// lascon_top
module lascon_top #(
    parameter int LASCON_VARIANT = 0
)(
    input  logic                                clk,
    input  logic                                rst,
    input  logic [2:0]                          mode_i,      
    input  logic [31:0]                         xof_len_i,   
    input  logic                                start_i,     
    input  logic                                abort_i,     
    output logic                                busy_o,      
    output logic                                done_o,      
    output logic                                tag_fail_o,  
    input  logic [63:0]                         s_axis_tdata,   
    input  logic [7:0]                          s_axis_tkeep,   
    input  logic [3:0]                          s_axis_tuser,   
    input  logic                                s_axis_tlast,   
    input  logic                                s_axis_tvalid,  
    output logic                                s_axis_tready,  
    output logic [63:0]                         m_axis_tdata,   
    output logic [7:0]                          m_axis_tkeep,   
    output logic [3:0]                          m_axis_tuser,   
    output logic                                m_axis_tlast,   
    output logic                                m_axis_tvalid,  
    input  logic                                m_axis_tready   
);
Size in the first run: about 5,800 cells after synthesis, roughly 200 I/O pins, about 0.049 sq mm of cells after synthesis.
==> flow/config.mk <==
export PLATFORM = sky130hd
export DESIGN_NAME = lascon_top
export DESIGN_NICKNAME = lascon_top
export VERILOG_FILES = /design/flow/design.v
export SDC_FILE = /design/flow/constraint.sdc
export NUM_CORES = 4
export LEC_CHECK = 0
export CAP_MARGIN = 35
export CELL_PAD_IN_SITES_DETAIL_PLACEMENT = 0
export CORE_MARGIN = 2
export CORE_UTILIZATION = 65
export CTS_CLUSTER_DIAMETER = 362
export CTS_CLUSTER_SIZE = 51
export GPL_TIMING_DRIVEN = 1
export SLEW_MARGIN = 20
export TNS_END_PERCENT = 5
==> flow/constraint.sdc <==
create_clock -name core_clock -period 5.44 [get_ports {clk}]
set_input_delay 1.0880 -clock core_clock [delete_from_list [all_inputs] [get_ports {clk}]]
set_output_delay 1.0880 -clock core_clock [all_outputs]
set_load 0.01 [all_outputs]
run.sh (not shown) runs the stock make flow with config.mk's settings and CLKGATE_MAP_FILE=.
The starting point died in 5_1_grt with GRT-0116.
Edit:
- CORE_UTILIZATION: 65 -> 58
- CTS_CLUSTER_DIAMETER: 362 -> not set
- CTS_CLUSTER_SIZE: 51 -> not set
With this change the flow reached the layout checks and failed them: setup timing.
Die size rises by 12%.
Synthesized area is unchanged.
Synthesized cell count is unchanged.

* * *

== lane 3 ==
lascon_top again, from the RTL that the note above started with.
// lascon_top
module lascon_top #(
    parameter int LASCON_VARIANT = 0
)(
    input  logic                                clk,
    input  logic                                rst,
    input  logic [2:0]                          mode_i,      
    input  logic [31:0]                         xof_len_i,   
    input  logic                                start_i,     
    input  logic                                abort_i,     
    output logic                                busy_o,      
    output logic                                done_o,      
    output logic                                tag_fail_o,  
    input  logic [63:0]                         s_axis_tdata,   
    input  logic [7:0]                          s_axis_tkeep,   
    input  logic [3:0]                          s_axis_tuser,   
    input  logic                                s_axis_tlast,   
    input  logic                                s_axis_tvalid,  
  ...
clock: 5.6 ns
lec_check: 0
cap_margin: 35
cell_pad_in_sites_detail_placement: 0
core_margin: 2
core_utilization: 66
cts_cluster_diameter: 364
cts_cluster_size: 51
gpl_timing_driven: 1
slew_margin: 20
Lane 3: GRT-0116 in 5_1_grt -> run aborted
Changes in lane 5 relative to lane 3:
-- flow/config.mk --
<<< lane 3, line 9
export CELL_PAD_IN_SITES_DETAIL_PLACEMENT = 0
export CORE_MARGIN = 2
export CORE_UTILIZATION = 66
export CTS_CLUSTER_DIAMETER = 364
export CTS_CLUSTER_SIZE = 51
export GPL_TIMING_DRIVEN = 1
export SLEW_MARGIN = 20
>>> lane 5, line 9
export CELL_PAD_IN_SITES_DETAIL_PLACEMENT = 0
export CORE_MARGIN = 8
export CORE_UTILIZATION = 24
export GPL_TIMING_DRIVEN = 0
export PLACE_DENSITY_LB_ADDON = 0.24
export SLEW_MARGIN = 20
==> flow/constraint.sdc <==
create_clock -name core_clock -period 3.9 [get_ports {clk}]
set_input_delay 0.7800 -clock core_clock [delete_from_list [all_inputs] [get_ports {clk}]]
set_output_delay 0.7800 -clock core_clock [all_outputs]
set_load 0.01 [all_outputs]
## What came out
Re H-tree depth: lane 5 is 2 up on lane 3. Diff lane 3..lane 5 | average size of a mapped cell | negligible. Compared with lane 3, in lane 5 number of buffers inserted to repair setup after CTS picked up an extra 1800%; floorplan core density lost 42 points; final weighted congestion in routability-driven placement lost 0.12. Taking lane 3 as the reference, in lane 5 number of standard-cell rows in the floorplan grew by 66%; post-detailed-placement half-perimeter wirelength grew by about 56%; post-synthesis cell area held steady; die area grew by 140,000 µm²; placeable core region grew by 180%. Layout checks on lane 5: not met. Flow itself completed; violations: negative setup slack. Lane 5 ended up with a higher total CTS buffers than lane 3 did.
